==> run a: inputs <==
==> flow/design.v <==
module badicecream(input         Clk,                 
                             Reset,               
                             frame_clk,           
                input [10:0]   DrawX, DrawY ,    
				input [15:0]   keycode,				  
               	output logic is_BI	,			 
				output logic [10:0] BI_X, BI_Y,
				input logic up_wall, down_wall , left_wall, right_wall,
				output logic [10:0] BI_X_Pos, BI_Y_Pos,
				output logic [5:0] BI_BlkX_Pos, BI_BlkY_Pos
              );
	enum logic[2:0] { 
					 right=3'b000, 
					 left=3'b001,
					 up=3'b010,
					 down=3'b011,
					 Halted=3'b100} Dir, Dir_in, Dir_delayed, Dir_delayed_in;
    parameter [10:0] BI_X_Corner = 11'd64;   
    parameter [10:0] BI_Y_Corner = 11'd95;   
    parameter [5:0] BI_Blk_X_Corner = 6'd1;   
    parameter [5:0] BI_Blk_Y_Corner = 6'd1;   
    parameter [10:0] BI_X_Step = 10'd1;       
    parameter [10:0] BI_Y_Step = 10'd1;       
    parameter  BI_sizeX = 6'd32;         
	parameter  BI_sizeY = 6'd48;
	logic [5:0] frame_counter, per_frame_counter;   
	logic [5:0] frame_counter_in, per_frame_counter_in;
	logic [5:0] pace_counter, pace_counter_in;
    logic [10:0] BI_X_Motion, BI_Y_Motion;
    logic [10:0] BI_X_Pos_in, BI_X_Motion_in, BI_Y_Pos_in, BI_Y_Motion_in;
	logic [5:0] BI_BlkX_Pos_in, BI_BlkY_Pos_in;
	logic [2:0] health;
	assign health = 3'd1;    
    logic frame_clk_delayed, frame_clk_rising_edge;
   always_ff @ (posedge Clk) 
	begin
        frame_clk_delayed <= frame_clk;
        frame_clk_rising_edge <= (frame_clk == 1'b1) && (frame_clk_delayed == 1'b0);
		if (Reset)
		begin
			frame_counter <= 6'b0;
			per_frame_counter <= 6'b0;
		end
		else
		begin
			frame_counter <= frame_counter_in;
			per_frame_counter <=  per_frame_counter_in;
		end
    end
	always_comb
	begin
		frame_counter_in = frame_counter;
		per_frame_counter_in = per_frame_counter;
		if (frame_clk_rising_edge)    
		begin
		per_frame_counter_in = per_frame_counter+6'b1;
		if((per_frame_counter) == 6'b000111)  
			begin
				per_frame_counter_in=6'b0;
				frame_counter_in = frame_counter+6'b1;
				if((frame_counter ) == 6'b100)  
				begin
					frame_counter_in=6'b0;
				end
			end
		end
	end
    always_ff @ (posedge Clk)
    begin
        if (Reset)
        begin
            BI_X_Pos <= BI_X_Corner;
            BI_Y_Pos <= BI_Y_Corner;
			BI_BlkX_Pos <= BI_Blk_X_Corner;
			BI_BlkY_Pos <= BI_Blk_Y_Corner;
            BI_X_Motion <= 10'd0;
            BI_Y_Motion <= 10'd0;
			pace_counter <= 6'd0;
				Dir <= Halted;
				Dir_delayed <= down;
        end
        else
        begin
			pace_counter <= pace_counter_in;
            BI_X_Pos <= BI_X_Pos_in;
            BI_Y_Pos <= BI_Y_Pos_in;
            BI_X_Motion <= BI_X_Motion_in;
            BI_Y_Motion <= BI_Y_Motion_in;
			BI_BlkX_Pos <= BI_BlkX_Pos_in;
			BI_BlkY_Pos <= BI_BlkY_Pos_in;
			Dir <= Dir_in;
			Dir_delayed <= Dir_delayed_in;
        end
    end
    always_comb
    begin
		pace_counter_in = pace_counter;
        BI_X_Pos_in = BI_X_Pos;
        BI_Y_Pos_in = BI_Y_Pos;
		BI_X_Motion_in = BI_X_Motion;
		BI_Y_Motion_in = BI_Y_Motion;
        BI_BlkX_Pos_in = BI_BlkX_Pos;    
        BI_BlkY_Pos_in = BI_BlkY_Pos;
		Dir_in = Dir;
		Dir_delayed_in = Dir_delayed;
		if(health != 0)
		begin
			if (frame_clk_rising_edge)
			begin
            	BI_X_Pos_in = BI_X_Pos + BI_X_Motion_in;
            	BI_Y_Pos_in = BI_Y_Pos + BI_Y_Motion_in;
				if (Dir == Halted)  
				begin
					if ((keycode[7:0] == 8'd26) || ((keycode[15:8] == 8'd26 )))  
					begin
						Dir_delayed_in = up;
						if(up_wall)
						begin
							BI_Y_Motion_in = 0;
							BI_X_Motion_in = 0;
							Dir_in = Halted;
						end
						else
						begin
							BI_Y_Motion_in = -BI_Y_Step;
							BI_X_Motion_in = 0;
							Dir_in = up;	
						end
					end
					else if (((keycode[7:0] == 8'd4) || keycode[15:8] == 8'd4 ))  
						begin
							Dir_delayed_in = left;
							if (left_wall)			
							begin
								BI_X_Motion_in = 0;
								BI_Y_Motion_in = 0;
								Dir_in = Halted;
							end
							else
							begin
								BI_Y_Motion_in = 0;
								BI_X_Motion_in = -BI_X_Step;
								Dir_in = left;
							end
						end
					else if((keycode[7:0] == 8'd22) || ((keycode[15:8] == 8'd22 )))  
						begin
							Dir_delayed_in = down;
							if (down_wall) 
							begin
								BI_Y_Motion_in = 0;
								BI_X_Motion_in = 0;
							Dir_in = Halted;
							end
							else
							begin
								BI_Y_Motion_in = BI_Y_Step;
								BI_X_Motion_in = 0;
								Dir_in = down;
							end
						end
					else if (((keycode[7:0]) == 8'd7) || ((keycode[15:8]) == 8'd7))  
						begin
							Dir_delayed_in = right;
							if(right_wall) 
							begin
								BI_X_Motion_in = 0;
								BI_Y_Motion_in = 0;
								Dir_in = Halted;
							end
							else
							begin
								BI_Y_Motion_in = 0;
								BI_X_Motion_in = BI_X_Step;
								Dir_in = right;	
							end
						end
					else
						begin              
						end
				end
				else  
				begin
					pace_counter_in = pace_counter + 6'd1;
					if(pace_counter == 6'd31)
					begin
						pace_counter_in = 6'd0;
						case(Dir)
							left:
							begin
								BI_BlkX_Pos_in = BI_BlkX_Pos -1;
							end
							right:
							begin
								BI_BlkX_Pos_in = BI_BlkX_Pos +1;
							end
							up:
							begin
								BI_BlkY_Pos_in = BI_BlkY_Pos -1;
							end
							down:
							begin
								BI_BlkY_Pos_in = BI_BlkY_Pos +1;
							end
							default:
							begin
								BI_BlkY_Pos_in = 0;  
							end
						endcase
						Dir_in = Halted;
						BI_Y_Motion_in = 0;
						BI_X_Motion_in = 0;						
					end
				end
			end
        end
    end
    int DistX, DistY, Size;
    assign DistX = DrawX - BI_X_Pos;
    assign DistY = DrawY - BI_Y_Pos;
    always_comb begin
		   if (DistX < BI_sizeX && DistX >= 0 && DistY<=0 && -DistY < BI_sizeY)
		  begin
        is_BI = 1'b1;
				BI_X = DrawX - BI_X_Pos+({5'b0, frame_counter}*32);
				BI_Y = DrawY - BI_Y_Pos+BI_sizeY-1+ Dir_delayed_in*48;
		  end
        else
		  begin
        is_BI = 1'b0;
				BI_X = 0;
				BI_Y = 0;
        end
    end
endmodule
==> flow/run.sh <==
#!/bin/bash
# the make line also repeats each setting of config.mk as NAME=value (left out here)
make -C /OpenROAD-flow-scripts/flow DESIGN_CONFIG=/design/flow/config.mk WORK_HOME=/design/flow/orfs CLKGATE_MAP_FILE= finish
==> flow/config.mk <==
export PLATFORM = sky130hd
export DESIGN_NAME = badicecream
export DESIGN_NICKNAME = badicecream
export VERILOG_FILES = /design/flow/design.v
export SDC_FILE = /design/flow/constraint.sdc
export NUM_CORES = 4
export LEC_CHECK = 0
export CAP_MARGIN = 20
export CELL_PAD_IN_SITES_GLOBAL_PLACEMENT = 1
export CORE_ASPECT_RATIO = 0.53
export CORE_MARGIN = 2
export CORE_UTILIZATION = 38
export CTS_CLUSTER_DIAMETER = 396
export CTS_CLUSTER_SIZE = 16
export GPL_ROUTABILITY_DRIVEN = 1
export GPL_TIMING_DRIVEN = 1
export HOLD_SLACK_MARGIN = 0.28
export MAX_ROUTING_LAYER = met4
export PLACE_DENSITY = 0.85
export SLEW_MARGIN = 20
export TNS_END_PERCENT = 35
==> flow/constraint.sdc <==
create_clock -name core_clock -period 12.4 [get_ports {Clk}]
set_input_delay 2.4800 -clock core_clock [delete_from_list [all_inputs] [get_ports {Clk}]]
set_output_delay 2.4800 -clock core_clock [all_outputs]
set_load 0.01 [all_outputs]
==> run b: changes against run a <==
Settings changed: ABC_AREA from default to 1, CELL_PAD_IN_SITES_GLOBAL_PLACEMENT 1 to default, CORE_ASPECT_RATIO 0.53 to default, CORE_UTILIZATION 38 to 62, CTS_CLUSTER_DIAMETER 396 to default, CTS_CLUSTER_SIZE 16 to default, GPL_ROUTABILITY_DRIVEN 1 to default, GPL_TIMING_DRIVEN 1 to default, HOLD_SLACK_MARGIN 0.28 to default, MAX_ROUTING_LAYER met4 to default, PLACE_DENSITY 0.85 to default, SETUP_SLACK_MARGIN from default to 0.2, TNS_END_PERCENT 35 to default.
==> flow/constraint.sdc (replaced) <==
create_clock -name core_clock -period 4.29 [get_ports {Clk}]
set_input_delay 0.8580 -clock core_clock [delete_from_list [all_inputs] [get_ports {Clk}]]
set_output_delay 0.8580 -clock core_clock [all_outputs]
set_load 0.01 [all_outputs]
==> run c: changes against run a <==
Settings changed: CELL_PAD_IN_SITES_GLOBAL_PLACEMENT 1 to default, CORE_ASPECT_RATIO 0.53 to default, CORE_UTILIZATION 38 to 66, CTS_CLUSTER_DIAMETER 396 to default, CTS_CLUSTER_SIZE 16 to default, GPL_ROUTABILITY_DRIVEN 1 to default, GPL_TIMING_DRIVEN 1 to default, HOLD_SLACK_MARGIN 0.28 to default, MAX_ROUTING_LAYER met4 to default, PLACE_DENSITY 0.85 to default, SETUP_SLACK_MARGIN from default to 0.2, TNS_END_PERCENT 35 to default.
==> flow/constraint.sdc (replaced) <==
create_clock -name core_clock -period 7.72 [get_ports {Clk}]
set_input_delay 1.5440 -clock core_clock [delete_from_list [all_inputs] [get_ports {Clk}]]
set_output_delay 1.5440 -clock core_clock [all_outputs]
set_load 0.01 [all_outputs]
==> results <==
Sequential share of layout area, highest first: run a, run c, run b.
Run b finished with negative setup slack left. Run c finished but fails on negative setup slack. Run a completed with no timing, DRC or antenna violations.
Against run c, the core utilization of run a is lower by 44 points.
The highest first-iteration DRC count belongs to run b, the lowest to run a.
Against run b, the synthesized cell count of run c is lower by 22%.
The lowest non-clock buffer count belongs to run a, the highest to run b.


==> build 51 <==
RTL: the design.v shown in full above, as it stands there.
export LEC_CHECK = 0
export ABC_AREA = 1
export CAP_MARGIN = 20
export CORE_MARGIN = 2
export CORE_UTILIZATION = 72
export CTS_CLUSTER_DIAMETER = 372
export CTS_CLUSTER_SIZE = 98
export PLACE_DENSITY = 0.4
export SETUP_SLACK_MARGIN = 0.74
export SLEW_MARGIN = 20
create_clock -name core_clock -period 3.53 [get_ports {Clk}]
run.sh (not shown) runs the stock make flow with config.mk's settings and CLKGATE_MAP_FILE=.
==> inputs of build 5, as changes to build 51 <==
==> flow/config.mk (replaced) <==
export PLATFORM = sky130hd
export DESIGN_NAME = badicecream
export DESIGN_NICKNAME = badicecream
export VERILOG_FILES = /design/flow/design.v
export SDC_FILE = /design/flow/constraint.sdc
export NUM_CORES = 4
export LEC_CHECK = 0
export CAP_MARGIN = 20
export CORE_MARGIN = 2
export CORE_UTILIZATION = 66
export CTS_CLUSTER_DIAMETER = 360
export CTS_CLUSTER_SIZE = 32
export SETUP_SLACK_MARGIN = -0.49
export SLEW_MARGIN = 20
==> flow/constraint.sdc (replaced) <==
create_clock -name core_clock -period 7.16 [get_ports {Clk}]
set_input_delay 1.4320 -clock core_clock [delete_from_list [all_inputs] [get_ports {Clk}]]
set_output_delay 1.4320 -clock core_clock [all_outputs]
set_load 0.01 [all_outputs]
==> inputs of trial 1, as changes to build 51 <==
==> flow/config.mk (replaced) <==
export PLATFORM = sky130hd
export DESIGN_NAME = badicecream
export DESIGN_NICKNAME = badicecream
export VERILOG_FILES = /design/flow/design.v
export SDC_FILE = /design/flow/constraint.sdc
export NUM_CORES = 4
export LEC_CHECK = 0
export CAP_MARGIN = 20
export CORE_MARGIN = 2
export CORE_UTILIZATION = 70
export CTS_CLUSTER_SIZE = 32
export PLACE_DENSITY = 0.67
export SETUP_SLACK_MARGIN = -0.49
export SLEW_MARGIN = 20
==> flow/constraint.sdc (replaced) <==
create_clock -name core_clock -period 7.16 [get_ports {Clk}]
set_input_delay 1.4320 -clock core_clock [delete_from_list [all_inputs] [get_ports {Clk}]]
set_output_delay 1.4320 -clock core_clock [all_outputs]
set_load 0.01 [all_outputs]
==> inputs of trial 86, as changes to build 51 <==
==> flow/config.mk (replaced) <==
export PLATFORM = sky130hd
export DESIGN_NAME = badicecream
export DESIGN_NICKNAME = badicecream
export VERILOG_FILES = /design/flow/design.v
export SDC_FILE = /design/flow/constraint.sdc
export NUM_CORES = 4
export LEC_CHECK = 0
export CAP_MARGIN = 20
export CORE_MARGIN = 2
export CORE_UTILIZATION = 40
export SETUP_SLACK_MARGIN = 0.2
export SLEW_MARGIN = 20
==> flow/constraint.sdc (replaced) <==
create_clock -name core_clock -period 7.72 [get_ports {Clk}]
set_input_delay 1.5440 -clock core_clock [delete_from_list [all_inputs] [get_ports {Clk}]]
set_output_delay 1.5440 -clock core_clock [all_outputs]
set_load 0.01 [all_outputs]
==> notes <==
- Of build 5 and trial 86, build 5 has the higher sequential share of layout area (gap 0.11 points).
- Between build 5 and trial 86, the lower non-clock buffer count is in trial 86 (gap 21).
- Build 51 died in 3_5_place_dp. Trial 86 ran to the end with no violations. Build 5 finished but failed the layout checks on negative setup slack. Trial 1 stopped in 5_1_grt.
- Of build 5 and trial 86, trial 86 has the higher worst setup slack (gap 790 ps).
- Wire length: build 5 is higher than trial 86 (28%).
- Area after synthesis: build 51 is higher than trial 86 (6.5%).
- In synthesized cell count, trial 86 and trial 1 do not differ.
- Of build 5 and trial 86, trial 86 has the higher final area (gap 0.64%, measured against trial 86).
==> figures <==
TritonCTS Buffers: trial 86 9; build 5 9; trial 1 9; build 51 -
Drt pass-1 iters: trial 86 5; build 5 5; trial 1 -; build 51 -
Run status: trial 86 timing/DRC/antenna clean; build 5 failed layout checks; trial 1 did not finish; build 51 did not finish
Failing step: trial 86 -; build 5 -; trial 1 5_1_grt; build 51 3_5_place_dp
Layout check failures: trial 86 -; build 5 negative setup slack; trial 1 -; build 51 -
Power consumed by combinational cells: trial 86 0.289 mW; build 5 0.338 mW; trial 1 -; build 51 -
Post CTS Setup Buffer Count: trial 86 8; build 5 18; trial 1 16; build 51 -
Total cell area at the placement stage: trial 86 7490 µm²; build 5 7420 µm²; trial 1 7410 µm²; build 51 -
Max-slew violations: trial 86 0; build 5 0; trial 1 -; build 51 -
Net Switching: trial 86 0.301 mW; build 5 0.358 mW; trial 1 -; build 51 -
Total cell area reported by yosys after synthesis: trial 86 6000 µm²; build 5 6000 µm²; trial 1 6000 µm²; build 51 6390 µm²
Gate count after technology mapping: trial 86 730; build 5 730; trial 1 730; build 51 940
Final hold viol count: trial 86 0; build 5 0; trial 1 -; build 51 -
Post-route setup TNS: trial 86 0 ps; build 5 -8540 ps; trial 1 -; build 51 -
Synth mux share: trial 86 3.34%; build 5 3.34%; trial 1 3.34%; build 51 0%
Clk latency of the worst-skew pair: trial 86 330 ps; build 5 360 ps; trial 1 -; build 51 -
Post-route met1 wirelength: trial 86 7120 µm; build 5 6930 µm; trial 1 -; build 51 -
Total stage count of the critical path: trial 86 17; build 5 20; trial 1 -; build 51 -


==> v16 <==
// badicecream: RTL as listed in full above, without the edits since
clock: 8.0 ns
lec_check: 0
abc_area: 0
cap_margin: 20
core_margin: 4
core_utilization: 66
cts_cluster_diameter: 253
cts_cluster_size: 99
hold_slack_margin: 0.3
place_density: 0.86
setup_slack_margin: 0.2
slew_margin: 20
tns_end_percent: 10
==> inputs of v38, as changes to v16 <==
ABC_AREA = 1   (was 0)
CORE_MARGIN = 2   (was 4)
CORE_UTILIZATION = 40   (was 66)
CTS_CLUSTER_DIAMETER = default   (was 253)
CTS_CLUSTER_SIZE = default   (was 99)
GPL_ROUTABILITY_DRIVEN = 0   (was default)
HOLD_SLACK_MARGIN = default   (was 0.3)
PLACE_DENSITY = default   (was 0.86)
SLEW_MARGIN = 30   (was 20)
TNS_END_PERCENT = default   (was 10)
==> comparison <==
v38 completed with no timing, DRC or antenna violations. v16 finished but fails on setup timing. In v38 the fmax is larger than in v16, by 12%. Against v38, the combinational power of v16 is larger by about 60%. Sequential power is about the same in v16 and v38. Of v16 and v38, v16 has the higher via count (gap about 12%, measured against v38). Of v38 and v16, v16 has the higher worst hold slack (gap 0.020 ns). Synthesized cell count: v38 is larger than v16 (29%). Final area is about the same in v38 and v16. Utilization: v16 is higher than v38 (41 points). In sequential cell count, v16 and v38 do not differ. In first-iteration DRC count, v16 is at 3.1 times the value of v38.
Power and IR drop assume default switching activity.
